==> design/flow/design.v <==
`timescale 1ns/10ps
module  CED(
  input  clk,
  input  rst,
  input  enable,
  output reg ird,
  input  [7:0] idata,	
  output reg [13:0] iaddr,
  output reg cwr_mag_0,
  output reg [12:0] cdata_mag_wr0,
  output reg crd_mag_0,
  input  [12:0] cdata_mag_rd0,
  output reg [13:0] caddr_mag_0,
  output reg cwr_ang_0,
  output reg [12:0] cdata_ang_wr0,
  output reg crd_ang_0,
  input  [12:0] cdata_ang_rd0,
  output reg [13:0] caddr_ang_0,
  output reg cwr1,
  output reg [12:0] cdata_wr1,
  output reg crd1,
  input  [12:0] cdata_rd1,
  output reg [13:0] caddr_1,
  output reg cwr2,
  output reg [12:0] cdata_wr2,
  output reg [13:0] caddr_2,
  output done
);
  parameter INITIAL = 2'd0;
  parameter LAYER0  = 2'd1;
  parameter LAYER1  = 2'd2;
  parameter LAYER2  = 2'd3;
  parameter READ    = 2'd0;
  parameter EXECUTE = 2'd1;
  parameter WRITE   = 2'd2;
  reg  [2:0]  top_cs;
  reg  [2:0]  top_ns;
  reg  [2:0]  inner_cs;
  reg  [2:0]  inner_ns;
  reg  [13:0] p0_addr;  
  reg  [13:0] p1_addr;  
  reg  [12:0] gx_pixel;
  reg  [12:0] gy_pixel;
  reg  [5:0]  read0_cnt;
  reg  [2:0]  read1_cnt;
  reg  [3:0]  read2_cnt;
  reg  [7:0]  row_cnt;
  reg  [7:0]  column_cnt;
  reg         boundary0;
  wire        boundary;
  reg  [12:0] hys_data;
  wire        read_enable;
  wire        skip_to_write;
  wire        skip_to_write0;
  wire        skip_to_write1;
  wire        skip_to_write2;
  wire layer0_done;
  wire layer1_done;
  wire layer2_done;
  wire read0_done;
  wire read1_done;
  wire read2_done;
  wire read_done;
  assign read0_done = (read0_cnt==6'd41);
  assign read1_done = (read1_cnt==3'd6);
  assign read2_done = (read2_cnt==4'd12);
  assign layer0_done = (top_cs==LAYER0 && row_cnt==8'd126);
  assign layer1_done = (top_cs==LAYER1 && row_cnt==8'd126);
  assign layer2_done = (top_cs==LAYER2 && row_cnt==8'd126);
  assign read_enable = (crd_ang_0||crd_mag_0);
  assign boundary = (boundary0 & column_cnt!=0);
  assign read_done = (read0_done||read1_done||read2_done);
  assign skip_to_write0 = (read2_cnt==3 && hys_data>=13'd100);  
  assign skip_to_write1 = (read2_cnt==3 && hys_data<13'd50);    
  assign skip_to_write2 = (read2_cnt>=4 && read2_cnt<=12 && hys_data>=13'd100);    
  assign skip_to_write  = (skip_to_write0||skip_to_write1||skip_to_write2);
  assign done = layer2_done;
  always @(posedge clk, posedge rst) begin
    if (rst) begin
      top_cs <= INITIAL;
    end else begin
      top_cs <= top_ns;
    end
  end
  always @(*) begin
    top_ns=top_cs;
      case (top_cs)
        INITIAL:
          begin
            if (enable) begin
              top_ns=LAYER0;
            end
          end
        LAYER0:
          begin
            if (layer0_done) begin
              top_ns=LAYER1;
            end
          end
        LAYER1:
          begin
            if (layer1_done) begin
              top_ns=LAYER2;
            end
          end
        LAYER2:
          begin
          end
      endcase
  end
  always @(posedge clk, posedge rst) begin
    if (rst) begin
      inner_cs <= READ;
    end else begin
      inner_cs <= inner_ns;
    end
  end
  always @(*) begin
    inner_ns=inner_cs;
      case (inner_cs)
        READ:
          begin
            if (boundary0||skip_to_write) begin
              inner_ns=WRITE;
            end else if (read_done) begin
              inner_ns=EXECUTE;
            end
          end
        EXECUTE:
          begin
            inner_ns=WRITE;
          end
        WRITE:
          begin
            inner_ns=READ;
            if (boundary||layer1_done) begin
              inner_ns=WRITE;
            end
          end
      endcase
  end
  always @(*) begin
    ird=0;
    cwr_ang_0=0;
    cwr_mag_0=0;
    if (top_cs==LAYER0) begin
      case (inner_cs)
        READ:
          begin
            ird=1;
          end
        EXECUTE:
          begin
            ird=1;
          end
        WRITE:
          begin
            ird=1;
            cwr_ang_0=1;
            cwr_mag_0=1;
          end
      endcase
    end
  end
  always @(*) begin
    cwr1=0;
    crd_ang_0=0;
    crd_mag_0=0;
    if (top_cs==LAYER1) begin
      case (inner_cs)
        READ:
          begin
            crd_ang_0=1;
            crd_mag_0=1;
          end
        EXECUTE:
          begin
          end
        WRITE:
          begin
            cwr1=1;
          end
      endcase
    end
  end
  always @(*) begin
    crd1=0;
    cwr2=0;
    if (top_cs==LAYER2) begin
      case (inner_cs)
        READ:
          begin
            crd1=1;
          end
        EXECUTE:
          begin
          end
        WRITE:
          begin
            cwr2=1;
          end
      endcase
    end
  end
  wire [7:0] column_cnt_up;
  assign column_cnt_up = column_cnt+1;
  always @(posedge clk, posedge rst) begin
    if (rst) begin
      column_cnt <= 0;
    end else begin
      if (layer1_done) begin
        column_cnt <= 0;
      end else if (column_cnt!=8'd125 && inner_cs==WRITE) begin
        column_cnt <= column_cnt_up;
      end else if (column_cnt==8'd125 && inner_cs==WRITE) begin
        column_cnt <= 0;
      end
    end
  end
  wire [7:0] row_cnt_up;
  assign row_cnt_up = row_cnt+1;
  always @(posedge clk, posedge rst) begin
    if (rst) begin
      row_cnt <= 0;
    end else begin
      if (layer0_done||layer1_done) begin
        row_cnt <= 0;
      end else if (column_cnt!=8'd125 && inner_cs==WRITE) begin 
        row_cnt <= row_cnt;
      end else if (column_cnt==8'd125 && inner_cs==WRITE) begin
        row_cnt <= row_cnt_up;
      end
    end
  end
  wire [5:0] read0_cnt_up;
  assign read0_cnt_up = read0_cnt+1;
  always @(posedge clk, posedge rst) begin
    if (rst) begin
      read0_cnt <= 0;
    end else begin
      if (ird && read0_cnt!=6'd41) begin
        read0_cnt <= read0_cnt_up;
      end else if (ird && read0_cnt==6'd41) begin
        read0_cnt <= 0;
      end
    end
  end
  wire [2:0] read1_cnt_up;
  assign read1_cnt_up = read1_cnt+1;
  always @(posedge clk, posedge rst) begin
    if (rst) begin
      read1_cnt <= 0;
    end else begin
      if (read_enable && read1_cnt!=3'd6) begin
        read1_cnt <= read1_cnt_up;
      end else if (read_enable && read1_cnt==3'd6) begin
        read1_cnt <= 0;
      end
    end
  end
  wire [3:0] read2_cnt_up;
  assign read2_cnt_up = read2_cnt+1;
  always @(posedge clk, posedge rst) begin
    if (rst) begin
      read2_cnt <= 0;
    end else begin
      if (skip_to_write) begin
        read2_cnt <= 0;
      end else begin
        if (crd1 && read2_cnt!=4'd12) begin
          read2_cnt <= read2_cnt_up;
        end else if (crd1 && read2_cnt==4'd12) begin
          read2_cnt <= 0;
        end
      end
    end
  end
  wire [13:0] p0_addr_cnt_up; 
  wire [13:0] p0_addr_cnt_up3;
  assign p0_addr_cnt_up  = p0_addr+1;
  assign p0_addr_cnt_up3 = p0_addr+3;
  always @(posedge clk, posedge rst) begin
    if (rst) begin
      p0_addr <= 14'd129;
    end else begin
      if (read0_cnt==6'd8 && column_cnt!=8'd125) begin
        p0_addr <= p0_addr_cnt_up;
      end else if (read0_cnt==6'd8 && column_cnt==8'd125) begin
        p0_addr <= p0_addr_cnt_up3;
      end
    end
  end
  wire [13:0] p1_addr_cnt_up; 
  assign p1_addr_cnt_up  = p1_addr+1;
  always @(posedge clk, posedge rst) begin
    if (rst) begin
      p1_addr <= 14'd126;
    end else begin
      if (layer1_done) begin
        p1_addr <= 14'd126;
      end else if (top_cs>=LAYER1 && inner_cs==WRITE && row_cnt>=8'd1) begin
        p1_addr <= p1_addr_cnt_up;
      end
    end
  end
  wire [13:0] p0_addr1; 
  reg  [14:0] var1;
  assign p0_addr1=p0_addr+var1;  
  always @(*) begin
    var1 = 0;
    case (read0_cnt)
      0:  
        begin
          var1 = -14'd129;
        end
      1:  
        begin
          var1 = -14'd128;
        end
      2:  
        begin
          var1 = -14'd127;
        end
      3:  
        begin
          var1 = -14'd1;
        end
      4:  
        begin
          var1 = 0;
        end
      5:  
        begin
          var1 = 14'd1;
        end
      6:  
        begin
          var1 = 14'd127;
        end
      7:  
        begin
          var1 = 14'd128;
        end
      8:  
        begin
          var1 = 14'd129;
        end
    endcase
  end
  wire [13:0] p1_addr1;
  reg [14:0] var2;
  assign p1_addr1=p1_addr+var2;  
  always @(*) begin
    var2 = 0;
    case (read1_cnt)
      3:
        begin
          if (cdata_ang_rd0==13'd0) begin
            var2 = -14'd1;
          end else if (cdata_ang_rd0==13'd135) begin
            var2 = -14'd127;
          end else if (cdata_ang_rd0==13'd90) begin
            var2 = -14'd126;
          end else begin  
            var2 = -14'd125;
          end
        end
      4:
        begin
          if (cdata_ang_rd0==13'd0) begin
            var2 = 14'd1;
          end else if (cdata_ang_rd0==13'd135) begin
            var2 = 14'd127;
          end else if (cdata_ang_rd0==13'd90) begin
            var2 = 14'd126;
          end else begin  
            var2 = 14'd125;
          end
        end
    endcase
    if (hys_data>=13'd50 && hys_data<13'd100) begin
      case (read2_cnt)
        3: 
          begin
            var2 = -14'd127;
          end
        4: 
          begin
            var2 = -14'd126;
          end
        5: 
          begin
            var2 = -14'd125;
          end
        6: 
          begin
            var2 = -14'd1;
          end
        7: 
          begin
            var2 = 14'd1;
          end
        8: 
          begin
            var2 = 14'd125;
          end
        9: 
          begin
            var2 = 14'd126;
          end
        10: 
          begin
            var2 = 14'd127;
          end
      endcase
    end
  end
  always @(posedge clk, posedge rst) begin
    if (rst) begin
      iaddr<=0;
    end else begin
      if (ird) begin
        case (read0_cnt)
          0:
            begin
              iaddr<=p0_addr1;
            end
          1: 
            begin
              iaddr<=p0_addr1;
            end
          2:
            begin
              iaddr<=p0_addr1;
            end
          3:
            begin
              iaddr<=p0_addr1;
            end
          4:
            begin
              iaddr<=p0_addr1;
            end
          5:
            begin
              iaddr<=p0_addr1;
            end
          6:
            begin
              iaddr<=p0_addr1;
            end
          7:
            begin
              iaddr<=p0_addr1;
            end
          8:
            begin
              iaddr<=p0_addr1;
            end 
        endcase
      end
    end
  end
  reg  [9:0] idata_buffer_x;  
  wire [8:0] idata_mul2;
  assign idata_mul2 = idata<<1;
  always @(posedge clk, posedge rst) begin
    if (rst) begin
      idata_buffer_x <= 0;
    end else begin
      if (layer0_done) begin
        idata_buffer_x <= 0;
      end else if (ird) begin
        case (read0_cnt)
          2:
            begin
              idata_buffer_x <= -idata;
            end
          3:
            begin
              idata_buffer_x <= 0;
            end
          4:
            begin
              idata_buffer_x <= idata;
            end
          5:
            begin
              idata_buffer_x <= -idata_mul2;
            end
          6:
            begin
              idata_buffer_x <= 0;
            end
          7:
            begin
              idata_buffer_x <= idata_mul2;
            end
          8:
            begin
              idata_buffer_x <= -idata;
            end
          9:
            begin
              idata_buffer_x <= 0;
            end 
          10:
            begin
              idata_buffer_x <= idata;
            end 
        endcase
      end
    end
  end
  reg  [9:0] idata_buffer_y;  
  always @(posedge clk, posedge rst) begin
    if (rst) begin
      idata_buffer_y <= 0;
    end else begin
      if (layer0_done) begin
        idata_buffer_y <= 0;
      end else if (ird) begin
        case (read0_cnt)
          2:
            begin
              idata_buffer_y <= -idata;
            end
          3:
            begin
              idata_buffer_y <= -idata_mul2;
            end
          4:
            begin
              idata_buffer_y <= -idata;
            end
          5:
            begin
              idata_buffer_y <= 0;
            end
          6:
            begin
              idata_buffer_y <= 0;
            end
          7:
            begin
              idata_buffer_y <= 0;
            end
          8:
            begin
              idata_buffer_y <= idata;
            end
          9:
            begin
              idata_buffer_y <= idata_mul2;
            end 
          10:
            begin
              idata_buffer_y <= idata;
            end 
        endcase
      end
    end
  end
  wire [12:0] gx_pixel_sum;  
  assign gx_pixel_sum = $signed(gx_pixel)+$signed(idata_buffer_x);
  always @(posedge clk, posedge rst) begin
    if (rst) begin
      gx_pixel <= 0;
    end else begin
      if (read0_cnt>=6'd3) begin
        gx_pixel <= gx_pixel_sum;
      end else begin
        gx_pixel <= 0;
      end
    end
  end
  wire [12:0] gy_pixel_sum;  
  assign gy_pixel_sum = $signed(gy_pixel)+$signed(idata_buffer_y);
  always @(posedge clk, posedge rst) begin
    if (rst) begin
      gy_pixel <= 0;
    end else begin
      if (read0_cnt>=6'd3) begin
        gy_pixel <= gy_pixel_sum;
      end else begin
        gy_pixel <= 0;
      end
    end
  end
  reg  [12:0] mag0;
  wire [12:0] absolute_gx;
  wire [12:0] absolute_gy;
  wire [12:0] absolute_sum;
  assign absolute_gx = (gx_pixel_sum[12]==1)?(~gx_pixel_sum)+1:gx_pixel_sum; 
  assign absolute_gy = (gy_pixel_sum[12]==1)?(~gy_pixel_sum)+1:gy_pixel_sum; 
  assign absolute_sum = absolute_gx + absolute_gy;
  always @(posedge clk, posedge rst) begin
    if (rst) begin
      mag0 <= 0;
    end else begin
      mag0 <= absolute_sum;
    end
  end
  always @(posedge clk, posedge rst) begin
    if (rst) begin
      cdata_mag_wr0 <= 0;
    end else begin
      if (read0_cnt==12) begin
        cdata_mag_wr0 <= mag0;
      end
    end
  end
  wire [13:0] caddr_mag_0_cnt_up;
  assign caddr_mag_0_cnt_up = caddr_mag_0+1;
  always @(posedge clk, posedge rst) begin
    if (rst) begin
      caddr_mag_0 <= 0;
    end else begin
      if (cwr_mag_0) begin
        caddr_mag_0 <= caddr_mag_0_cnt_up;
      end else if (crd_mag_0) begin
        caddr_mag_0 <= p1_addr1;
      end
    end
  end
  wire [28:0] gy_pixel_sum_shf16 = gy_pixel_sum<<16;
  wire [28:0] div_out;
  divider2 div(
    .clk(clk),
    .rst(rst),
    .dividend(gy_pixel_sum_shf16),
    .divisor(gx_pixel_sum),
    .read0_cnt(read0_cnt),
    .out(div_out)
  );
  reg  [28:0] temp_result;
  always @(posedge clk, posedge rst) begin
    if (rst) begin
      temp_result <= 0;
    end else begin
      if (read0_cnt==6'd41) begin
        temp_result <= div_out;
      end
    end
  end
  reg ang_is_0;
  reg ang_is_90;
  always @(posedge clk, posedge rst) begin
    if (rst) begin
      ang_is_0 <= 0;
    end else begin
      if (read0_cnt==11) begin
        if (gy_pixel_sum==0 && gx_pixel_sum==0) begin
          ang_is_0 <= 1;
        end else begin
          ang_is_0 <= 0;
        end
      end
    end
  end
  always @(posedge clk, posedge rst) begin
    if (rst) begin
      ang_is_90 <= 0;
    end else begin
      if (read0_cnt==11) begin
        if (gy_pixel_sum!=0 && gx_pixel_sum==0) begin
          ang_is_90 <= 1;
        end else begin
          ang_is_90 <= 0;
        end
      end
    end
  end
  reg  [12:0] ang;
  always @(posedge clk, posedge rst) begin
    if (rst) begin
      ang <= 13'd0;
    end else begin
      if (ang_is_0) begin
        ang <= 13'd0;
      end else if (ang_is_90) begin
        ang <= 13'd90;
      end else begin
        if ($signed(temp_result)<$signed(29'h00006A09)&&$signed(temp_result)>$signed(29'h1FFF95F7)) begin
          ang <= 13'd0;
        end else if ($signed(temp_result)>$signed(29'h00006A09)&&$signed(temp_result)<$signed(29'h00026A09)) begin
          ang <= 13'd45;
        end else if ($signed(temp_result)>$signed(29'h00026A09)||$signed(temp_result)<$signed(29'h1FFD95F7)) begin
          ang <= 13'd90;
        end else if ($signed(temp_result)<$signed(29'h1FFF95F7)&&$signed(temp_result)>$signed(29'h1FFD95F7)) begin
          ang <= 13'd135;
        end
      end
    end
  end
  always @(*) begin
    cdata_ang_wr0 = ang;
  end
  wire [13:0] caddr_ang_0_cnt_up;
  assign caddr_ang_0_cnt_up = caddr_ang_0+1;
  always @(posedge clk, posedge rst) begin
    if (rst) begin
      caddr_ang_0 <= 0;
    end else begin
      if (cwr_ang_0) begin
        caddr_ang_0 <= caddr_ang_0_cnt_up;
      end else if (crd_ang_0) begin
        caddr_ang_0 <= p1_addr;
      end
    end
  end
  reg [12:0] mag1_0;
  reg [12:0] mag1_1;
  reg [12:0] mag1_2;
  always @(posedge clk, posedge rst) begin
    if (rst) begin
      mag1_0 <= 0;
    end else begin
      if (read1_cnt==3'd4) begin
        mag1_0 <= cdata_mag_rd0;
      end
    end
  end
  always @(posedge clk, posedge rst) begin
    if (rst) begin
      mag1_1 <= 0;
    end else begin
      if (read1_cnt==3'd5) begin
        mag1_1 <= cdata_mag_rd0;
      end
    end
  end
  always @(posedge clk, posedge rst) begin
    if (rst) begin
      mag1_2 <= 0;
    end else begin
      if (read1_cnt==3'd6) begin
        mag1_2 <= cdata_mag_rd0;
      end
    end
  end
  always @(*) begin
    boundary0 = 0;
    if (top_cs>=LAYER1) begin
      if (row_cnt==0||row_cnt==8'd125||column_cnt==0||column_cnt==8'd125) begin
        boundary0 = 1;
      end
    end
  end
  always @(*) begin
    cdata_wr1 = 0;
    if (boundary0) begin
      cdata_wr1 = 0;
    end else begin
      if (mag1_0>=mag1_1 && mag1_0>=mag1_2) begin
        cdata_wr1 = mag1_0;
      end
    end
  end
  wire [13:0] caddr_1_cnt_up;
  assign caddr_1_cnt_up = caddr_1+1;
  always @(posedge clk, posedge rst) begin
    if (rst) begin
      caddr_1 <= 0;
    end else begin
      if (cwr1) begin
        caddr_1 <= caddr_1_cnt_up;
      end else if (crd1) begin
        caddr_1 <= p1_addr1;
      end 
    end
  end
  always @(posedge clk, posedge rst) begin
    if (rst) begin
      hys_data <= 0;
    end else begin
      if (read2_cnt>=3'd2) begin
        if (cdata_rd1>=hys_data) begin
          hys_data <= cdata_rd1;
        end
      end else if (read2_cnt==3'd1) begin
        hys_data <= 0;
      end
    end
  end
  always @(*) begin
    cdata_wr2 = 0;
    if (boundary0) begin
      cdata_wr2 = 0;
    end else begin
      if (hys_data>=13'd100) begin
        cdata_wr2 = 13'd255;
      end else if (hys_data<13'd50) begin
        cdata_wr2 = 0;
      end 
    end
  end
  wire [13:0] caddr_2_cnt_up;
  assign caddr_2_cnt_up = caddr_2+1;
  always @(posedge clk, posedge rst) begin
    if (rst) begin
      caddr_2 <= 0;
    end else begin
      if (cwr2) begin
        caddr_2 <= caddr_2_cnt_up;
      end
    end
  end
endmodule
module divider2 (
  input                clk,
  input                rst,
  input      [28:0]    dividend,   
  input      [12:0]    divisor,    
  input      [5:0]     read0_cnt,
  output reg [28:0]    out
);
  parameter S0  = 0;
  parameter S1  = 1;
  parameter S2  = 2;
  parameter S3  = 3;
  parameter S4  = 4;
  parameter S5  = 5;
  parameter S6  = 6;
  parameter S7  = 7;
  parameter S8  = 8;
  parameter S9  = 9;
  parameter S10 = 10;
  parameter S11 = 11;
  parameter S12 = 12;
  parameter S13 = 13;
  parameter S14 = 14;
  parameter S15 = 15;
  parameter S16 = 16;
  parameter S17 = 17;
  parameter S18 = 18;
  parameter S19 = 19;
  parameter S20 = 20;
  parameter S21 = 21;
  parameter S22 = 22;
  parameter S23 = 23;
  parameter S24 = 24;
  parameter S25 = 25;
  parameter S26 = 26;
  parameter S27 = 27;
  parameter S28 = 28;
  reg [4:0]  div_cs;
  reg [4:0]  div_ns;
  reg        sign;
  reg [28:0] udividend;  
  reg [12:0] udivisor;   
  reg [13:0] udividend_reg;
  reg [28:0] merchant;
  reg [12:0] remainder;
  always @(posedge clk, posedge rst) begin
    if (rst) begin
      div_cs <= S0;
    end else begin
      if (read0_cnt>=12 && read0_cnt<41) begin
        div_cs <= div_ns;
      end else begin
        div_cs <= S0;
      end
    end
  end
  always @(*) begin
    div_ns = div_cs;
    case (div_cs)
      S0:
        begin
          div_ns = S1;
        end
      S1:
        begin
          div_ns = S2;
        end
      S2:
        begin
          div_ns = S3;
        end
      S3:
        begin
          div_ns = S4;
        end
      S4:
        begin
          div_ns = S5;
        end
      S5:
        begin
          div_ns = S6;
        end
      S6:
        begin
          div_ns = S7;
        end
      S7:
        begin
          div_ns = S8;
        end
      S8:
        begin
          div_ns = S9;
        end
      S9:
        begin
          div_ns = S10;
        end
      S10:
        begin
          div_ns = S11;
        end
      S11:
        begin
          div_ns = S12;
        end
      S12:
        begin
          div_ns = S13;
        end
      S13:
        begin
          div_ns = S14;
        end
      S14:
        begin
          div_ns = S15;
        end
      S15:
        begin
          div_ns = S16;
        end
      S16:
        begin
          div_ns = S17;
        end
      S17:
        begin
          div_ns = S18;
        end
      S18:
        begin
          div_ns = S19;
        end
      S19:
        begin
          div_ns = S20;
        end
      S20:
        begin
          div_ns = S21;
        end
      S21:
        begin
          div_ns = S22;
        end
      S22:
        begin
          div_ns = S23;
        end
      S23:
        begin
          div_ns = S24;
        end
      S24:
        begin
          div_ns = S25;
        end
      S25:
        begin
          div_ns = S26;
        end
      S26:
        begin
          div_ns = S27;
        end
      S27:
        begin
          div_ns = S28;
        end
      S28:
        begin
          div_ns = S0;
        end
    endcase
  end
  reg [28:0] udividend0;
  reg [12:0] udivisor0;
  always @(*) begin
    udividend0 = (dividend[28]==1) ? ~(dividend)+1 : dividend;
    udivisor0 = (divisor[12]==1)  ? ~(divisor)+1  : divisor;  
  end
  always @(posedge clk, posedge rst) begin
    if (rst) begin
      udividend <= 0;
      udivisor  <= 0;
    end else begin
      if (read0_cnt==11) begin
        udividend <= udividend0;
        udivisor  <= udivisor0;
      end
    end
  end
  always @(*) begin
    udividend_reg = 0;
    case (div_cs)
      S0:
        begin
          udividend_reg = udividend[28];
        end
      S1:
        begin
          udividend_reg = {remainder, udividend[27]};
        end
      S2:
        begin
          udividend_reg = {remainder, udividend[26]};
        end
      S3:
        begin
          udividend_reg = {remainder, udividend[25]};
        end
      S4:
        begin
          udividend_reg = {remainder, udividend[24]};
        end
      S5:
        begin
          udividend_reg = {remainder, udividend[23]};
        end
      S6:
        begin
          udividend_reg = {remainder, udividend[22]};
        end
      S7:
        begin
          udividend_reg = {remainder, udividend[21]};
        end
      S8:
        begin
          udividend_reg = {remainder, udividend[20]};
        end
      S9:
        begin
          udividend_reg = {remainder, udividend[19]};
        end
      S10:
        begin
          udividend_reg = {remainder, udividend[18]};
        end
      S11:
        begin
          udividend_reg = {remainder, udividend[17]};
        end
      S12:
        begin
          udividend_reg = {remainder, udividend[16]};
        end
      S13:
        begin
          udividend_reg = {remainder, udividend[15]};
        end
      S14:
        begin
          udividend_reg = {remainder, udividend[14]};
        end
      S15:
        begin
          udividend_reg = {remainder, udividend[13]};
        end
      S16:
        begin
          udividend_reg = {remainder, udividend[12]};
        end
      S17:
        begin
          udividend_reg = {remainder, udividend[11]};
        end
      S18:
        begin
          udividend_reg = {remainder, udividend[10]};
        end
      S19:
        begin
          udividend_reg = {remainder, udividend[9]};
        end
      S20:
        begin
          udividend_reg = {remainder, udividend[8]};
        end
      S21:
        begin
          udividend_reg = {remainder, udividend[7]};
        end
      S22:
        begin
          udividend_reg = {remainder, udividend[6]};
        end
      S23:
        begin
          udividend_reg = {remainder, udividend[5]};
        end
      S24:
        begin
          udividend_reg = {remainder, udividend[4]};
        end
      S25:
        begin
          udividend_reg = {remainder, udividend[3]};
        end
      S26:
        begin
          udividend_reg = {remainder, udividend[2]};
        end
      S27:
        begin
          udividend_reg = {remainder, udividend[1]};
        end
      S28:
        begin
          udividend_reg = {remainder, udividend[0]};
        end
    endcase
  end
  wire [28:0] merchant_shf;
  wire [28:0] merchant_shf_up;
  assign merchant_shf = (merchant<<1);
  assign merchant_shf_up = (merchant<<1)+1;
  always @(posedge clk, posedge rst) begin
    if (rst) begin
      merchant <= 0;
    end else begin
      if (read0_cnt==41) begin
        merchant <= 0;
      end else begin
        if (udividend_reg>=udivisor && read0_cnt>=12) begin
          merchant <= merchant_shf_up;   
        end else begin
          merchant <= merchant_shf;      
        end
      end
    end
  end
  wire [12:0] remainder0;
  assign remainder0 = udividend_reg-udivisor;
  always @(posedge clk, posedge rst) begin
    if (rst) begin
      remainder <= 0;
    end else begin
      remainder <= udividend_reg;
      if (udividend_reg>=udivisor) begin
        remainder <= remainder0;  
      end
    end
  end
  wire sign_bit = dividend[28]^divisor[12];
  always @(posedge clk, posedge rst) begin
    if (rst) begin
      sign <= 0;
    end else begin
      if (read0_cnt==11) begin
        sign <= sign_bit;
      end
    end
  end
  always @(*) begin
    out = (sign==1) ? (~merchant)+1 : merchant;
  end
endmodule
==> design/flow/run.sh <==
#!/bin/bash
# the make line also repeats each setting of config.mk as NAME=value (left out here)
make -C /OpenROAD-flow-scripts/flow DESIGN_CONFIG=/design/flow/config.mk WORK_HOME=/design/flow/orfs CLKGATE_MAP_FILE= finish
==> design/flow/config.mk <==
export PLATFORM = sky130hd
export DESIGN_NAME = CED
export DESIGN_NICKNAME = CED
export VERILOG_FILES = /design/flow/design.v
export SDC_FILE = /design/flow/constraint.sdc
export NUM_CORES = 4
export LEC_CHECK = 0
export CAP_MARGIN = 10
export CELL_PAD_IN_SITES_DETAIL_PLACEMENT = 0
export CELL_PAD_IN_SITES_GLOBAL_PLACEMENT = 3
export CORE_ASPECT_RATIO = 0.83
export CORE_MARGIN = 2
export CORE_UTILIZATION = 59
export GPL_ROUTABILITY_DRIVEN = 0
export GPL_TIMING_DRIVEN = 1
export MAX_ROUTING_LAYER = met5
export MIN_ROUTING_LAYER = met1
export PLACE_DENSITY_LB_ADDON = 0.22
export SETUP_SLACK_MARGIN = 0.51
export SLEW_MARGIN = 20
export TNS_END_PERCENT = 10
==> design/flow/constraint.sdc <==
create_clock -name core_clock -period 4.24 [get_ports {clk}]
set_input_delay 0.8480 -clock core_clock [delete_from_list [all_inputs] [get_ports {clk}]]
set_output_delay 0.8480 -clock core_clock [all_outputs]
set_load 0.01 [all_outputs]
==> results.py, run 1 <==
# Physical implementation metrics
metrics = {
    "yosys": {
        "mux_area_share_pct": 4.95,
        "top_cells_by_area": "dfrtp_1, ha_1, mux2_2, o21ai_0, a21oi_1",
        "synth_cells": 2352,
        "ys.flops": 393,
        "top_area_cell": "dfrtp_1",
        "synthFlopType": "dfrtp_1",
        "synthesis.area_um2": 22500,
        "synth.distinct_cells": 83,
        "synth_area_per_cell_um2": 9.57,
        "ys_sh_adder_pct": 8.69,
        "logic_family": "simple AND/OR/NAND/NOR gates",
        "edf_count": 0,
        "postSynthSeqShare_pct": 43.8,
        "simple_gate_share_pct": 16.6,
        "top_area_share_pct": 42.5,
        "xor_share_pct": 6.53,
        "yosys_cells": 2352,
        "yosysMostFrequentCell": "dfrtp_1",
        "async_flop_share_pct": 100,
        "aoi_share_pct": 15.2,
        "common_cells": "dfrtp_1, nand2_1, nor2_1",
        "yosys_warnings": 2,
        "yosys-stat-area_um2": 22500,
    },
    "die": {
        "die-area_um2": 39700,
        "die_w_um": 218,
        "core_area_um2": 37800,
        "initial_core_util_pct": 59.5,
        "fp-row-count": 65,
        "fp.dieH_um": 182,
    },
    "outcome": {
        "haltStage": "global placement without I/O (3_1_place_gp_skip_io)",
        "error": "[ERROR FLW-0024] Place density exceeds 1.0 (current PLACE_DENSITY_LB_ADDON =  0.22). Please check if the value of  PLACE_DENSITY_LB_ADDON is between 0 and 0.99.",
        "outcome": "did not finish",
    },
}
==> run 2, diff against run 1 <==
Settings changed: CAP_MARGIN 10 to 25, CELL_PAD_IN_SITES_DETAIL_PLACEMENT 0 to default, CELL_PAD_IN_SITES_GLOBAL_PLACEMENT 3 to default, CORE_ASPECT_RATIO 0.83 to 0.76, CORE_UTILIZATION 59 to 25, GPL_ROUTABILITY_DRIVEN 0 to default, MAX_ROUTING_LAYER met5 to met4, MIN_ROUTING_LAYER met1 to default, PLACE_DENSITY_LB_ADDON 0.22 to 0.03, SETUP_SLACK_MARGIN 0.51 to default, TNS_END_PERCENT 10 to default.
Clock period 4.24 ns to 7.21 ns, I/O delays scaled along.
==> results.py, run 2 <==
# Flow results
metrics = {
    "flow_run": {
        "max_cap_violations": 0,
        "tool_warnings": 45,
    },
    "yosys": {
        "common_cells": "dfrtp_1, nand2_1, nor2_1",
        "aoi_share_pct": 15.2,
        "postSynthSeqShare_pct": 43.8,
        "synth.distinct_cells": 83,
        "yosysMostFrequentCell": "dfrtp_1",
        "yosys_cells": 2352,
        "top_cells_by_area": "dfrtp_1, ha_1, mux2_2, o21ai_0, a21oi_1",
        "edf_count": 0,
        "synthFlopType": "dfrtp_1",
        "mux_area_share_pct": 4.95,
        "yosys-stat-area_um2": 22500,
        "synthesis.area_um2": 22500,
        "synth_area_per_cell_um2": 9.57,
        "simple_gate_share_pct": 16.6,
        "top_area_share_pct": 42.5,
        "ys.flops": 393,
        "top_area_cell": "dfrtp_1",
        "yosys_warnings": 2,
        "async_flop_share_pct": 100,
        "xor_share_pct": 6.53,
        "logic_family": "simple AND/OR/NAND/NOR gates",
        "synth_cells": 2352,
        "ys_sh_adder_pct": 8.69,
    },
    "global_routing": {
        "grt_pass1_vias": 17200,
        "antenna_found_initial": 2,
        "overflow": 0,
        "grt_max_degree": 122,
        "grt_pass1_wl_mm": 106,
        "grt_use_total_pct": 15.0,
    },
    "final_layout": {
        "final_cell_area_um2": 27100,
        "area_delta_synth_final_pct": 20.5,
        "fin_util_pct": 30.5,
        "fin_nets": 2714,
    },
    "pwr": {
        "p_comb_share_pct": 3.6,
        "intPower_mw": 3.80,
        "p_per_area_nw_per_um2": 183,
        "leakage_nw": 12.2,
        "switching_power_mw": 1.17,
        "pg_seq_mw": 2.23,
        "p_seq_share_pct": 44.8,
        "pwr-share-clk_pct": 51.7,
        "p_clk_mw": 2.57,
        "ir_drop_v": 0.000138,
        "top_power_group": "clock",
        "switching_share_pct": 23.5,
        "powerComb_mw": 0.177,
    },
    "sta": {
        "slew_headroom_pct": 36.0,
        "clock_skew_ns": 0.0164,
        "setup_viol": 0,
        "rsz0062_at_grt": "no",
        "finalCritPeriodShare_pct": 79.3,
        "setup_ws_ns": 1.49,
        "worstMarginPinSlew_ns": 0.958,
        "hold_viol": 0,
        "min_period_ns": 5.72,
        "tns_ns": 0,
        "max_freq_mhz": 175,
        "drv_slew": 0,
    },
    "worst_setup_path": {
        "r2r-end": "mag0[10]",
        "cp.arrival_ns": 4.28,
        "required_ns": 5.77,
        "path_max_fanout": 12,
        "cpMostUsedCell": "o21a_1",
        "endpoint": "cdata_wr1[1]",
        "cp-end-kind": "primary output",
        "timing.critical_path.buf_inv": 1,
        "reg2reg_depth": 22,
        "crit_path_start": "mag1_0[1]",
        "reg2reg_slack_ns": 2.02,
        "cpMaxStageDelayCell": "a2111oi_0",
        "path_class": "flip-flop to primary output",
        "cp_top_family": "AND-OR/OR-AND gates",
        "worstPathCellList": "ha_1 -> nor2b_1 -> o21a_1 -> o21a_1 -> o21a_1 -> o21a_1 -> o21a_1 -> o21ai_0 -> nand2b_1 -> a2111oi_0 -> nor3_2 -> and2_1 -> clkdlybuf4s50_1",
        "timing.rr.start": "idata_buffer_y[0]",
        "cp-start-kind": "flip-flop",
        "cp_slowest_stage_delay_ns": 0.73,
        "cp_num_cells": 13,
    },
    "clock_tree": {
        "clock_latency_ns": 0.61,
        "postCtsSetupRepairBufs": 0,
        "ctsHoldBuffers": 0,
        "clock-root-buffer": "clkbuf_16",
        "ctsLongestPathBuffers": 3,
        "tritoncts": "done",
        "cts-buffers-inserted": 50,
        "cts_max_level": 2,
        "ctsResizeCount": 0,
        "clk_pin_slew_ns": 0.06,
        "cts.sinks": 393,
    },
    "die": {
        "fp-row-count": 95,
        "die-area_um2": 92400,
        "initial_core_util_pct": 25.3,
        "fp.dieH_um": 266,
        "ioPinCount": 181,
        "core_area_um2": 88800,
        "die_w_um": 348,
    },
    "routing": {
        "antenna-diode-count": 0,
        "wl_per_cell_um": 18.2,
        "viasPerCell": 4.69,
        "route.vias.total": 17400,
        "drt_iter0_markers": 831,
        "drcViolationCount": 0,
        "ant_nets": 0,
        "drtPass1Iterations": 5,
        "drt_wl_total_mm": 67.6,
    },
    "min_path": {
        "hp-class": "flip-flop to flip-flop",
        "whs_path_depth": 1,
        "hp-start": "div.div_cs[7]",
        "hold_path_end": "div.div_cs[0]",
    },
    "place": {
        "pre_cts_ws_ns": 1.43,
        "gp_congestion": 0.792,
        "io_buffer_count": 170,
        "placed_cell_area_um2": 25500,
        "dp_hpwl_mm": 49.5,
    },
    "outcome": {
        "outcome": "complete, no violations",
    },
}
-- run 2: routing by layer --
| metal | wire, um | global-route usage (%) |
|---|---|---|
| met5 | 0 | - |
| met1 | 36100 | 22.7 |
| met4 | 1480 | 3.98 |
| met2 | 27300 | 20.5 |
| met3 | 2680 | 2.40 |
-- run 2: area by class of cell --
| class | count | area, um2 |
|---|---|---|
| Clock buffer | 69 | 1420 |
| Clock inverter | 19 | 209 |
| Fill cell | 9226 | 61700 |
| Inverter | 134 | 507 |
| Multi-Input combinational cell | 1738 | 11800 |
| Sequential cell | 393 | 9850 |
| Tap cell | 1164 | 1460 |
| Timing Repair Buffer | 195 | 1920 |
-- run 2: per-stage QoR --
step	power, mW	cells	hold WS [ns]
6_report	4.97	3712	0.469
5_1_grt	5.22	3712	0.505
4_1_cts	5.10	3708	0.476
3_5_place_dp	2.45	3620	0.464
3_3_place_gp	2.45	3620	0.450
2_1_floorplan	2.37	2361	0.437
==> run 3, diff against run 2 <==
Settings changed: CAP_MARGIN 25 to 20, CELL_PAD_IN_SITES_GLOBAL_PLACEMENT from default to 3, CORE_ASPECT_RATIO 0.76 to 0.61, CORE_UTILIZATION 25 to 69, CTS_CLUSTER_SIZE from default to 23, MAX_ROUTING_LAYER met4 to met5, PLACE_DENSITY_LB_ADDON 0.03 to 0.1, SETUP_SLACK_MARGIN from default to -0.06.
Clock period 7.21 ns to 3.51 ns, I/O delays scaled along.
==> results.py, run 3 <==
# Physical implementation metrics
metrics = {
    "outcome": {
        "outcome": "did not finish",
        "haltStage": "global placement without I/O (3_1_place_gp_skip_io)",
        "error": "[ERROR FLW-0024] Place density exceeds 1.0 (current PLACE_DENSITY_LB_ADDON =  0.1). Please check if the value of  PLACE_DENSITY_LB_ADDON is between 0 and 0.99.",
    },
    "yosys": {
        "yosys_warnings": 2,
        "postSynthSeqShare_pct": 43.8,
        "simple_gate_share_pct": 16.6,
        "async_flop_share_pct": 100,
        "ys_sh_adder_pct": 8.69,
        "xor_share_pct": 6.53,
        "synth_area_per_cell_um2": 9.57,
        "logic_family": "simple AND/OR/NAND/NOR gates",
        "mux_area_share_pct": 4.95,
        "synthesis.area_um2": 22500,
        "edf_count": 0,
        "top_cells_by_area": "dfrtp_1, ha_1, mux2_2, o21ai_0, a21oi_1",
        "common_cells": "dfrtp_1, nand2_1, nor2_1",
        "top_area_share_pct": 42.5,
        "synth.distinct_cells": 83,
        "synthFlopType": "dfrtp_1",
        "yosys-stat-area_um2": 22500,
        "yosysMostFrequentCell": "dfrtp_1",
        "ys.flops": 393,
        "top_area_cell": "dfrtp_1",
        "yosys_cells": 2352,
        "aoi_share_pct": 15.2,
        "synth_cells": 2352,
    },
    "die": {
        "fp-row-count": 51,
        "die_w_um": 235,
        "initial_core_util_pct": 70.4,
        "fp.dieH_um": 145,
        "die-area_um2": 34100,
        "core_area_um2": 32000,
    },
}
==> run 4, diff against run 3 <==
Settings changed: CELL_PAD_IN_SITES_GLOBAL_PLACEMENT 3 to default, CORE_ASPECT_RATIO 0.61 to default, CORE_UTILIZATION 69 to 58, CTS_CLUSTER_SIZE 23 to default, GPL_TIMING_DRIVEN 1 to default, MAX_ROUTING_LAYER met5 to default, PLACE_DENSITY_LB_ADDON 0.1 to default, SETUP_SLACK_MARGIN -0.06 to default.
Clock period 3.51 ns to 2.9 ns, I/O delays scaled along.
==> results.py, run 4 <==
# Flow results
metrics = {
    "routing": {
        "drtPass1Iterations": 7,
        "antenna-diode-count": 0,
        "wl_per_cell_um": 18.9,
        "drcViolationCount": 0,
        "ant_nets": 0,
        "viasPerCell": 5.82,
        "drt_wl_total_mm": 66.1,
        "drt_iter0_markers": 1342,
        "route.vias.total": 20400,
    },
    "worst_setup_path": {
        "required_ns": 3.40,
        "cpMaxStageDelayCell": "dfrtp_1",
        "cp.arrival_ns": 4.89,
        "cp-end-kind": "flip-flop",
        "cp_slowest_stage_delay_ns": 0.39,
        "path_max_fanout": 4,
        "cp_num_cells": 23,
        "crit_path_start": "idata_buffer_y[0]",
        "path_class": "flip-flop to flip-flop",
        "reg2reg_slack_ns": -1.49,
        "cp-start-kind": "flip-flop",
        "endpoint": "mag0[11]",
        "timing.rr.start": "idata_buffer_y[0]",
        "worstPathCellList": "ha_2 -> inv_2 -> fa_2 -> nand2b_4 -> a21oi_4 -> nor4b_4 -> nor3b_2 -> a221oi_2 -> xnor2_2 -> buf_6 -> mux2i_4 -> buf_6 -> ha_4 -> a21o_1 -> a21oi_2 -> nor2b_1 -> o21ai_1 -> nand2b_1 -> a21oi_2 -> o21ba_4 -> o21ai_4 -> a31oi_4 -> xnor2_1",
        "r2r-end": "mag0[11]",
        "reg2reg_depth": 23,
        "timing.critical_path.buf_inv": 3,
        "cp_top_family": "AND-OR/OR-AND gates",
    },
    "outcome": {
        "so.violations": "negative setup slack",
        "outcome": "complete, but fails checks",
    },
    "min_path": {
        "hp-class": "primary input to async pin",
    },
    "yosys": {
        "yosys-stat-area_um2": 22500,
        "xor_share_pct": 6.53,
        "synth.distinct_cells": 83,
        "ys_sh_adder_pct": 8.69,
        "yosys_cells": 2352,
        "synthesis.area_um2": 22500,
        "async_flop_share_pct": 100,
        "synth_cells": 2352,
        "top_area_share_pct": 42.5,
        "ys.flops": 393,
        "simple_gate_share_pct": 16.6,
        "synthFlopType": "dfrtp_1",
        "mux_area_share_pct": 4.95,
        "aoi_share_pct": 15.2,
        "common_cells": "dfrtp_1, nand2_1, nor2_1",
        "top_area_cell": "dfrtp_1",
        "logic_family": "simple AND/OR/NAND/NOR gates",
        "synth_area_per_cell_um2": 9.57,
        "top_cells_by_area": "dfrtp_1, ha_1, mux2_2, o21ai_0, a21oi_1",
        "edf_count": 0,
        "yosysMostFrequentCell": "dfrtp_1",
        "yosys_warnings": 2,
        "postSynthSeqShare_pct": 43.8,
    },
    "die": {
        "die-area_um2": 40400,
        "core_area_um2": 38500,
        "ioPinCount": 181,
        "fp.dieH_um": 201,
        "die_w_um": 201,
        "initial_core_util_pct": 58.5,
        "fp-row-count": 72,
    },
    "global_routing": {
        "antenna_found_initial": 0,
        "grt_use_total_pct": 30.7,
        "grt_pass1_wl_mm": 102,
        "grt_max_degree": 62,
        "overflow": 0,
        "grt_pass1_vias": 20500,
    },
    "sta": {
        "slew_headroom_pct": 34.1,
        "finalCritPeriodShare_pct": 151,
        "setup_ws_ns": -1.49,
        "setup_viol": 90,
        "rsz0062_at_grt": "yes",
        "drv_slew": 0,
        "max_freq_mhz": 228,
        "hold_viol": 0,
        "worstMarginPinSlew_ns": 0.981,
        "clock_skew_ns": 0.0232,
        "min_period_ns": 4.39,
    },
    "clock_tree": {
        "cts_max_level": 2,
        "ctsLongestPathBuffers": 3,
        "cts.sinks": 393,
        "clock-root-buffer": "clkbuf_16",
        "clk_pin_slew_ns": 0.06,
        "cts-buffers-inserted": 44,
        "tritoncts": "done",
        "ctsHoldBuffers": 0,
        "clock_latency_ns": 0.58,
    },
    "pwr": {
        "p_comb_share_pct": 4.6,
        "p_seq_share_pct": 46.5,
        "powerComb_mw": 0.546,
        "switching_share_pct": 21.7,
        "p_per_area_nw_per_um2": 376,
        "top_power_group": "clock",
        "pg_seq_mw": 5.53,
        "pwr-share-clk_pct": 48.9,
        "finalPower_mw": 11.9,
        "p_clk_mw": 5.82,
        "leakage_nw": 14.8,
        "switching_power_mw": 2.59,
        "intPower_mw": 9.31,
        "ir_drop_v": 0.000493,
    },
    "final_layout": {
        "area_delta_synth_final_pct": 40.8,
        "final_cell_area_um2": 31700,
        "fin_nets": 3151,
    },
    "flow_run": {
        "tool_warnings": 46,
        "max_cap_violations": 0,
    },
    "place": {
        "dp_hpwl_mm": 43.0,
        "placed_cell_area_um2": 27800,
        "gp_congestion": 0.885,
        "io_buffer_count": 170,
    },
}
[run 4: final cells by class]
type / count / area, um2
Multi-Input combinational cell: 1738 / 13700
Sequential cell: 393 / 9850
Fill cell: 2238 / 6780
Tap cell: 518 / 648
Clock inverter: 10 / 178
Inverter: 134 / 515
Clock buffer: 69 / 1320
Timing Repair Buffer: 638 / 5520
[run 4: metal layers]
| metal | wire length [um] | vias to the layer above | GRT usage, % |
|---|---|---|---|
| li1 | - | 9447 | - |
| met1 | 26900 | 9999 | 38.3 |
| met2 | 33400 | 721 | 54.5 |
| met3 | 3480 | 186 | 4.55 |
| met4 | 2300 | 0 | 10.3 |
| met5 | 0 | - | 0 |
[run 4: per-stage QoR]
stage	setup TNS [ns]	cells	utilization, %	worst slack [ns]	hold slack [ns]
6_report	-54.10	3500	82.4	-1.49	0.404
5_1_grt	-68.87	3500	82.4	-1.69	0.415
2_1_floorplan	-1175.36	2361	-	-2.96	0.437
3_3_place_gp	-64.61	3336	72.3	-1.41	0.455
4_1_cts	-50.88	3477	79.9	-1.27	0.382
3_5_place_dp	-73.26	3336	72.3	-1.46	0.470
[run 4: repair_timing]
item | 4_1_cts | 5_1_grt
cloned | 1 | 0
pin swaps | 112 | 148
resized | 304 | 163
endpoints found under the setup margin | 108 | 137
setup buffers | 75 | 52
==> run 5, diff against run 4 <==
Settings changed: ABC_AREA from default to 0, CAP_MARGIN 20 to 0, CELL_PAD_IN_SITES_DETAIL_PLACEMENT from default to 2, CELL_PAD_IN_SITES_GLOBAL_PLACEMENT from default to 3, CORE_ASPECT_RATIO from default to 1.74, CORE_UTILIZATION 58 to 40, CTS_CLUSTER_SIZE from default to 51, GPL_ROUTABILITY_DRIVEN from default to 0, MAX_ROUTING_LAYER from default to met4, PLACE_DENSITY_LB_ADDON from default to 0.1, SETUP_SLACK_MARGIN from default to 0.66, SLEW_MARGIN 20 to 30.
Clock period 2.9 ns to 5.0 ns, I/O delays scaled along.
==> results.py, run 5 <==
# Flow results
metrics = {
    "pwr": {
        "leakage_nw": 12.6,
        "p_seq_share_pct": 45.8,
        "pg_seq_mw": 3.21,
        "switching_power_mw": 1.57,
        "p_clk_mw": 3.51,
        "switching_share_pct": 22.5,
        "ir_drop_v": 0.000264,
        "p_per_area_nw_per_um2": 255,
        "p_comb_share_pct": 4.1,
        "top_power_group": "clock",
        "finalPower_mw": 7.01,
        "powerComb_mw": 0.287,
        "intPower_mw": 5.44,
        "pwr-share-clk_pct": 50.1,
    },
    "global_routing": {
        "overflow": 0,
        "grt_pass1_vias": 21400,
        "grt_pass1_wl_mm": 116,
        "antenna_found_initial": 1,
        "grt_use_total_pct": 26.0,
        "grt_max_degree": 99,
    },
    "worst_setup_path": {
        "reg2reg_depth": 22,
        "reg2reg_slack_ns": 0.60,
        "cp-start-kind": "flip-flop",
        "cpMostUsedCell": "o21a_1",
        "crit_path_start": "mag1_0[1]",
        "endpoint": "cdata_wr1[5]",
        "r2r-end": "mag0[10]",
        "timing.critical_path.buf_inv": 3,
        "cp.arrival_ns": 3.49,
        "path_class": "flip-flop to primary output",
        "cp_slowest_stage_delay_ns": 0.46,
        "cp-end-kind": "primary output",
        "cp_num_cells": 15,
        "cp_top_family": "AND-OR/OR-AND gates",
        "required_ns": 4.00,
        "timing.rr.start": "idata_buffer_y[0]",
        "path_max_fanout": 6,
        "worstPathCellList": "ha_4 -> nor2b_4 -> o21a_1 -> o21a_1 -> o21a_1 -> o21a_1 -> o21a_1 -> o21ai_2 -> nand2b_1 -> a2111oi_4 -> buf_4 -> buf_6 -> nor3_4 -> and2_1 -> buf_2",
        "cpMaxStageDelayCell": "dfrtp_2",
    },
    "yosys": {
        "top_cells_by_area": "dfrtp_1, ha_1, mux2_2, o21ai_0, a21oi_1",
        "mux_area_share_pct": 4.95,
        "synth_area_per_cell_um2": 9.57,
        "top_area_cell": "dfrtp_1",
        "async_flop_share_pct": 100,
        "synthFlopType": "dfrtp_1",
        "yosys_warnings": 2,
        "synth.distinct_cells": 83,
        "yosysMostFrequentCell": "dfrtp_1",
        "top_area_share_pct": 42.5,
        "synthesis.area_um2": 22500,
        "simple_gate_share_pct": 16.6,
        "synth_cells": 2352,
        "common_cells": "dfrtp_1, nand2_1, nor2_1",
        "yosys_cells": 2352,
        "ys_sh_adder_pct": 8.69,
        "yosys-stat-area_um2": 22500,
        "edf_count": 0,
        "logic_family": "simple AND/OR/NAND/NOR gates",
        "xor_share_pct": 6.53,
        "postSynthSeqShare_pct": 43.8,
        "aoi_share_pct": 15.2,
        "ys.flops": 393,
    },
    "outcome": {
        "outcome": "complete, no violations",
    },
    "min_path": {
        "whs_path_depth": 1,
        "hp-class": "flip-flop to flip-flop",
        "hold_path_end": "caddr_2[13]",
        "hp-start": "caddr_2[13]",
    },
    "routing": {
        "route.vias.total": 18600,
        "wl_per_cell_um": 22.5,
        "drt_wl_total_mm": 74.2,
        "viasPerCell": 5.65,
        "ant_nets": 0,
        "drtPass1Iterations": 6,
        "drt_iter0_markers": 563,
        "drcViolationCount": 0,
    },
    "flow_run": {
        "tool_warnings": 44,
        "max_cap_violations": 0,
    },
    "sta": {
        "rsz0062_at_grt": "yes",
        "min_period_ns": 4.49,
        "setup_viol": 0,
        "max_freq_mhz": 223,
        "clock_skew_ns": 0.0270,
        "hold_viol": 0,
        "drv_slew": 0,
        "slew_headroom_pct": 39.1,
        "finalCritPeriodShare_pct": 89.8,
        "worstMarginPinSlew_ns": 0.911,
    },
    "die": {
        "fp-row-count": 114,
        "die_w_um": 184,
        "fp.dieH_um": 317,
        "ioPinCount": 181,
        "core_area_um2": 55600,
        "die-area_um2": 58200,
        "initial_core_util_pct": 40.4,
    },
    "final_layout": {
        "num-fill-cells": 5846,
        "final_cell_area_um2": 27500,
        "area_delta_synth_final_pct": 22.1,
        "fin_nets": 2768,
    },
    "clock_tree": {
        "cts-buffers-inserted": 43,
        "clock_latency_ns": 0.58,
        "ctsHoldBuffers": 0,
        "clk_pin_slew_ns": 0.06,
        "ctsLongestPathBuffers": 3,
        "tritoncts": "done",
        "cts.sinks": 393,
        "clock-root-buffer": "clkbuf_16",
        "cts_max_level": 2,
    },
    "place": {
        "dp_hpwl_mm": 53.7,
        "io_buffer_count": 170,
        "placed_cell_area_um2": 25100,
    },
}
## run 5: through the flow
step	worst slack [ns]	utilization (%)	std cells	TNS (ns)	hold slack (ns)
floorplan	-1.28	-	2361	-488.53	0.437
global placement	-0.0257	45.0	3175	-0.0502	0.458
detailed placement	-0.0590	45.1	3175	-0.237	0.463
global route	0.358	49.4	3298	0	0.501
finish	0.509	49.4	3298	0	0.475
CTS	0.561	48.4	3269	0	0.474
## run 5: area by class of cell
type | count | area, um2 | share of cell area [%]
Antenna cell | 1 | 2.50 | 0.00911
Clock buffer | 58 | 1210 | 4.41
Clock inverter | 22 | 328 | 1.19
Sequential cell | 393 | 9850 | 35.9
Multi-Input combinational cell | 1739 | 12400 | 45.0
Inverter | 134 | 509 | 1.85
Timing Repair Buffer | 255 | 2340 | 8.51
Tap cell | 696 | 871 | 3.17
## run 5: routing by layer
layer | GRT usage [%] | vias to the layer above | wire length, um
met5 | - | - | 0
met4 | 9.65 | 0 | 2820
met3 | 2.94 | 129 | 2090
met2 | 51.7 | 315 | 42500
met1 | 25.4 | 9518 | 26700
li1 | - | 8667 | -
## run 5: repair_timing
action | in CTS | in global routing
cloned | 1 | 1
pin swaps | 26 | 52
endpoints found under the hold margin | 0 | 0
resized | 111 | 73
buffers inserted | 13 | 27
setup endpoints to repair | 35 | 46
==> run 6, diff against run 5 <==
Settings changed: ABC_AREA 0 to default, CAP_MARGIN 0 to 10, CELL_PAD_IN_SITES_DETAIL_PLACEMENT 2 to 0, CELL_PAD_IN_SITES_GLOBAL_PLACEMENT 3 to 0, CORE_ASPECT_RATIO 1.74 to default, CORE_UTILIZATION 40 to 72, CTS_CLUSTER_DIAMETER from default to 358, CTS_CLUSTER_SIZE 51 to default, GPL_TIMING_DRIVEN from default to 1, MAX_ROUTING_LAYER met4 to met5, MIN_ROUTING_LAYER from default to met1, PLACE_DENSITY_LB_ADDON 0.1 to 0.3, SETUP_SLACK_MARGIN 0.66 to default, SLEW_MARGIN 30 to 20, TNS_END_PERCENT from default to 10.
Clock period 5.0 ns to 4.09 ns, I/O delays scaled along.
==> results.py, run 6 <==
# Flow results
metrics = {
    "outcome": {
        "outcome": "complete, but fails checks",
        "so.violations": "negative setup slack",
    },
    "worst_setup_path": {
        "reg2reg_depth": 23,
        "cp_slowest_stage_delay_ns": 0.40,
        "cp-start-kind": "flip-flop",
        "crit_path_start": "idata_buffer_y[0]",
        "reg2reg_slack_ns": -0.65,
        "path_max_fanout": 14,
        "required_ns": 4.52,
        "cp_top_family": "AND-OR/OR-AND gates",
        "cpMaxStageDelayCell": "dfrtp_1",
        "timing.critical_path.buf_inv": 3,
        "cp.arrival_ns": 5.17,
        "r2r-end": "mag0[12]",
        "cpMostUsedCell": "a21oi_2",
        "cp_num_cells": 23,
        "worstPathCellList": "ha_4 -> inv_2 -> fa_2 -> nand2b_4 -> a21oi_4 -> nor4b_4 -> nor3b_2 -> a221oi_2 -> xnor2_1 -> buf_4 -> buf_8 -> nor2_2 -> xor2_2 -> ha_4 -> a21oi_2 -> o21bai_1 -> a21oi_2 -> o21bai_1 -> a21oi_2 -> nor2b_1 -> a221oi_2 -> o31ai_2 -> xnor2_1",
        "cp-end-kind": "flip-flop",
        "path_class": "flip-flop to flip-flop",
        "endpoint": "mag0[12]",
        "timing.rr.start": "idata_buffer_y[0]",
    },
    "routing": {
        "antenna-diode-count": 0,
        "wl_per_cell_um": 22.3,
        "drt_wl_total_mm": 67.4,
        "viasPerCell": 6.78,
        "ant_nets": 0,
        "drcViolationCount": 0,
        "drtPass1Iterations": 8,
        "drt_iter0_markers": 2625,
        "route.vias.total": 20500,
    },
    "die": {
        "initial_core_util_pct": 73.4,
        "die_w_um": 181,
        "fp-row-count": 64,
        "core_area_um2": 30700,
        "fp.dieH_um": 181,
        "die-area_um2": 32700,
        "ioPinCount": 181,
    },
    "yosys": {
        "yosys_cells": 2352,
        "synth_cells": 2352,
        "top_cells_by_area": "dfrtp_1, ha_1, mux2_2, o21ai_0, a21oi_1",
        "top_area_cell": "dfrtp_1",
        "postSynthSeqShare_pct": 43.8,
        "ys_sh_adder_pct": 8.69,
        "common_cells": "dfrtp_1, nand2_1, nor2_1",
        "top_area_share_pct": 42.5,
        "yosys-stat-area_um2": 22500,
        "aoi_share_pct": 15.2,
        "synth_area_per_cell_um2": 9.57,
        "synth.distinct_cells": 83,
        "mux_area_share_pct": 4.95,
        "async_flop_share_pct": 100,
        "logic_family": "simple AND/OR/NAND/NOR gates",
        "ys.flops": 393,
        "yosysMostFrequentCell": "dfrtp_1",
        "simple_gate_share_pct": 16.6,
        "synthesis.area_um2": 22500,
        "synthFlopType": "dfrtp_1",
        "xor_share_pct": 6.53,
        "yosys_warnings": 2,
        "edf_count": 0,
    },
    "sta": {
        "setup_ws_ns": -0.652,
        "setup_viol": 44,
        "hold_viol": 0,
        "finalCritPeriodShare_pct": 116,
        "tns_ns": -8.61,
        "clock_skew_ns": 0.0381,
        "whs_ns": 0.476,
        "drv_slew": 0,
        "max_freq_mhz": 211,
        "min_period_ns": 4.74,
        "worstMarginPinSlew_ns": 1.17,
        "rsz0062_at_grt": "yes",
        "slew_headroom_pct": 21.7,
    },
    "flow_run": {
        "tool_warnings": 49,
        "max_cap_violations": 0,
    },
    "global_routing": {
        "overflow": 0,
        "grt_max_degree": 120,
        "antenna_found_initial": 0,
        "grt_pass1_vias": 19900,
        "grt_use_total_pct": 36.9,
        "grt_pass1_wl_mm": 99.3,
    },
    "pwr": {
        "powerComb_mw": 0.348,
        "p_comb_share_pct": 4.3,
        "switching_power_mw": 1.84,
        "leakage_nw": 12.7,
        "switching_share_pct": 22.5,
        "pwr-share-clk_pct": 47.8,
        "intPower_mw": 6.34,
        "p_per_area_nw_per_um2": 302,
        "p_clk_mw": 3.91,
        "p_seq_share_pct": 48.0,
        "pg_seq_mw": 3.92,
        "top_power_group": "sequential cells",
        "ir_drop_v": 0.000418,
    },
    "final_layout": {
        "final_cell_area_um2": 27100,
        "area_delta_synth_final_pct": 20.5,
        "fin_util_pct": 88.4,
        "fin_nets": 2805,
        "final_cells": 3029,
    },
    "min_path": {
        "whs_path_depth": 2,
        "hold_path_end": "iaddr[13]",
        "hp-start": "iaddr[13]",
        "hp-class": "flip-flop to flip-flop",
    },
    "clock_tree": {
        "ctsLongestPathBuffers": 3,
        "cts-buffers-inserted": 41,
        "clock-root-buffer": "clkbuf_16",
        "cts.sinks": 393,
        "clk_pin_slew_ns": 0.07,
        "tritoncts": "done",
        "cts_max_level": 2,
        "clock_latency_ns": 0.56,
    },
    "place": {
        "io_buffer_count": 170,
        "dp_hpwl_mm": 39.8,
        "place_inst": 2940,
        "placed_cell_area_um2": 25200,
    },
}
-- run 6: through the flow --
step	total power, mW	setup WS, ns
after floorplan	4.17	-2.01
after global placement	4.29	-0.630
after detailed placement	4.31	-0.747
after CTS	8.13	-0.137
after global routing	8.34	-0.807
final	8.18	-0.652
-- run 6: per-layer routing --
metal	part of all wire, %	track usage (%)	vias to the layer above
li1	-	-	8755
met1	35	45.2	9827
met5	0	0	-
met3	9.4	5.40	435
met4	6.1	17.4	0
met2	49	64.5	1531
-- run 6: final cells by class --
cell class	count	area, um2
Inverter	134	507
Timing Repair Buffer	295	2700
Multi-Input combinational cell	1738	12200
Tap cell	396	495
Clock inverter	19	234
Clock buffer	54	1140
Fill cell	1316	3560
Sequential cell	393	9850
-- run 6: repair_timing --
action	CTS	global route
gates cloned	1	0
buffers inserted	7	8
gates resized	105	55
hold buffers	0	0
endpoints found under the setup margin	43	50
pin swaps	25	49
==> run 7, diff against run 6 <==
Settings changed: CAP_MARGIN 10 to 20, CELL_PAD_IN_SITES_DETAIL_PLACEMENT 0 to default, CELL_PAD_IN_SITES_GLOBAL_PLACEMENT 0 to default, CTS_CLUSTER_DIAMETER 358 to 373, GPL_ROUTABILITY_DRIVEN 0 to default, GPL_TIMING_DRIVEN 1 to default, MAX_ROUTING_LAYER met5 to default, MIN_ROUTING_LAYER met1 to default, PLACE_DENSITY_LB_ADDON 0.3 to default, SETUP_SLACK_MARGIN from default to -0.28, TNS_END_PERCENT 10 to default.
Clock period 4.09 ns to 4.1 ns, I/O delays scaled along.
==> results.py, run 7 <==
# Flow results
metrics = {
    "clock_tree": {
        "clock-root-buffer": "clkbuf_16",
        "ctsHoldBuffers": 0,
        "clock_latency_ns": 0.55,
        "cts_max_level": 2,
        "tritoncts": "done",
        "ctsLongestPathBuffers": 3,
        "cts-buffers-inserted": 41,
        "clk_pin_slew_ns": 0.08,
        "cts.sinks": 393,
    },
    "global_routing": {
        "overflow": 0,
        "grt_max_degree": 104,
        "antenna_found_initial": 1,
        "grt_use_total_pct": 37.6,
        "grt_pass1_wl_mm": 101,
        "grt_pass1_vias": 19800,
    },
    "min_path": {
        "whs_path_depth": 1,
        "hp-start": "mag0[6]",
        "hold_path_end": "cdata_mag_wr0[6]",
        "hp-class": "flip-flop to flip-flop",
    },
    "flow_run": {
        "max_cap_violations": 0,
        "tool_warnings": 49,
    },
    "sta": {
        "clock_skew_ns": 0.0291,
        "max_freq_mhz": 218,
        "setup_ws_ns": -0.496,
        "min_period_ns": 4.60,
        "drv_slew": 0,
        "slew_headroom_pct": 31.3,
        "tns_ns": -7.40,
        "worstMarginPinSlew_ns": 1.03,
        "hold_viol": 0,
        "setup_viol": 35,
        "finalCritPeriodShare_pct": 112,
        "rsz0062_at_grt": "yes",
    },
    "place": {
        "gp_congestion": 0.952,
        "place_inst": 2941,
        "dp_hpwl_mm": 40.8,
        "io_buffer_count": 170,
    },
    "yosys": {
        "simple_gate_share_pct": 16.6,
        "common_cells": "dfrtp_1, nand2_1, nor2_1",
        "synth_cells": 2352,
        "yosys-stat-area_um2": 22500,
        "logic_family": "simple AND/OR/NAND/NOR gates",
        "xor_share_pct": 6.53,
        "synthFlopType": "dfrtp_1",
        "synth.distinct_cells": 83,
        "top_area_cell": "dfrtp_1",
        "ys_sh_adder_pct": 8.69,
        "yosys_cells": 2352,
        "postSynthSeqShare_pct": 43.8,
        "edf_count": 0,
        "mux_area_share_pct": 4.95,
        "top_cells_by_area": "dfrtp_1, ha_1, mux2_2, o21ai_0, a21oi_1",
        "yosysMostFrequentCell": "dfrtp_1",
        "synthesis.area_um2": 22500,
        "yosys_warnings": 2,
        "async_flop_share_pct": 100,
        "ys.flops": 393,
        "aoi_share_pct": 15.2,
        "top_area_share_pct": 42.5,
        "synth_area_per_cell_um2": 9.57,
    },
    "worst_setup_path": {
        "reg2reg_slack_ns": -0.50,
        "crit_path_start": "gx_pixel[0]",
        "path_max_fanout": 10,
        "required_ns": 4.52,
        "cp-start-kind": "flip-flop",
        "timing.rr.start": "gx_pixel[0]",
        "worstPathCellList": "ha_1 -> inv_1 -> fa_1 -> nand2b_1 -> a21oi_2 -> o41ai_2 -> a21oi_2 -> xnor2_2 -> buf_4 -> buf_4 -> nor2_1 -> xnor2_1 -> ha_1 -> a21oi_2 -> o21bai_1 -> a21oi_2 -> nor2b_1 -> a221oi_2 -> o31ai_1 -> xnor2_1",
        "reg2reg_depth": 20,
        "cp_slowest_stage_delay_ns": 0.47,
        "timing.critical_path.buf_inv": 3,
        "cp-end-kind": "flip-flop",
        "path_class": "flip-flop to flip-flop",
        "cp_num_cells": 20,
        "r2r-end": "mag0[12]",
        "cp_top_family": "AND-OR/OR-AND gates",
        "cp.arrival_ns": 5.01,
        "endpoint": "mag0[12]",
        "cpMaxStageDelayCell": "o41ai_2",
        "cpMostUsedCell": "a21oi_2",
    },
    "pwr": {
        "top_power_group": "sequential cells",
        "pwr-share-clk_pct": 46.1,
        "powerComb_mw": 0.350,
        "pg_seq_mw": 3.92,
        "intPower_mw": 6.08,
        "switching_power_mw": 1.83,
        "leakage_nw": 12.6,
        "p_seq_share_pct": 49.5,
        "switching_share_pct": 23.2,
        "p_per_area_nw_per_um2": 295,
        "p_comb_share_pct": 4.4,
        "p_clk_mw": 3.64,
        "ir_drop_v": 0.000491,
    },
    "die": {
        "initial_core_util_pct": 73.4,
        "ioPinCount": 181,
        "fp-row-count": 64,
        "fp.dieH_um": 181,
        "core_area_um2": 30700,
        "die-area_um2": 32700,
        "die_w_um": 181,
    },
    "outcome": {
        "so.violations": "negative setup slack",
        "outcome": "complete, but fails checks",
    },
    "final_layout": {
        "area_delta_synth_final_pct": 19.2,
        "num-fill-cells": 1482,
        "fin_nets": 2797,
        "final_cells": 3023,
    },
    "routing": {
        "drt_iter0_markers": 1973,
        "drt_wl_total_mm": 64.0,
        "drtPass1Iterations": 6,
        "ant_nets": 0,
        "drcViolationCount": 0,
        "wl_per_cell_um": 21.2,
        "viasPerCell": 6.57,
        "route.vias.total": 19800,
    },
}
run 7: final cells by class:
type	instances	area, um2	share of cell area [%]
multi-input cells	1738	12100	45.0
flip-flops and latches	393	9850	36.7
repair buffers	287	2610	9.74
clock buffers	57	1190	4.43
inverters	134	507	1.89
well taps	396	495	1.85
clock inverters	17	114	0.424
diodes	1	2.50	0.00933
run 7: per-layer routing:
| metal | vias up | GRT usage (%) | wire length, um |
|---|---|---|---|
| li1 | 8769 | - | - |
| met4 | 0 | 19.3 | 3670 |
| met1 | 9548 | 46.2 | 23600 |
| met2 | 1187 | 64.3 | 31500 |
| met3 | 345 | 6.03 | 5260 |
| met5 | - | 0 | 0 |
run 7: per-stage QoR:
| step | hold WS, ns | utilization (%) | worst slack (ns) | area (um2) | power (mW) |
|---|---|---|---|---|---|
| final | 0.478 | 87.5 | -0.496 | 26800 | 7.91 |
| after global routing | 0.494 | 87.5 | -0.706 | 26800 | 8.10 |
| after CTS | 0.480 | 86.7 | -0.277 | 26600 | 7.89 |
| after detailed placement | 0.464 | 82.2 | -0.680 | 25200 | 4.30 |
| after global placement | 0.460 | 82.2 | -0.627 | 25200 | 4.29 |
| after floorplan | 0.437 | - | -2.00 | 22600 | 4.16 |
run 7: timing repair:
item,4_1_cts,5_1_grt
buffers inserted,3,7
pin swaps,12,21
endpoints found under the hold margin,0,0
endpoints found under the setup margin,29,49
resized,32,72
gates cloned,0,1
Power and IR drop assume default switching activity.
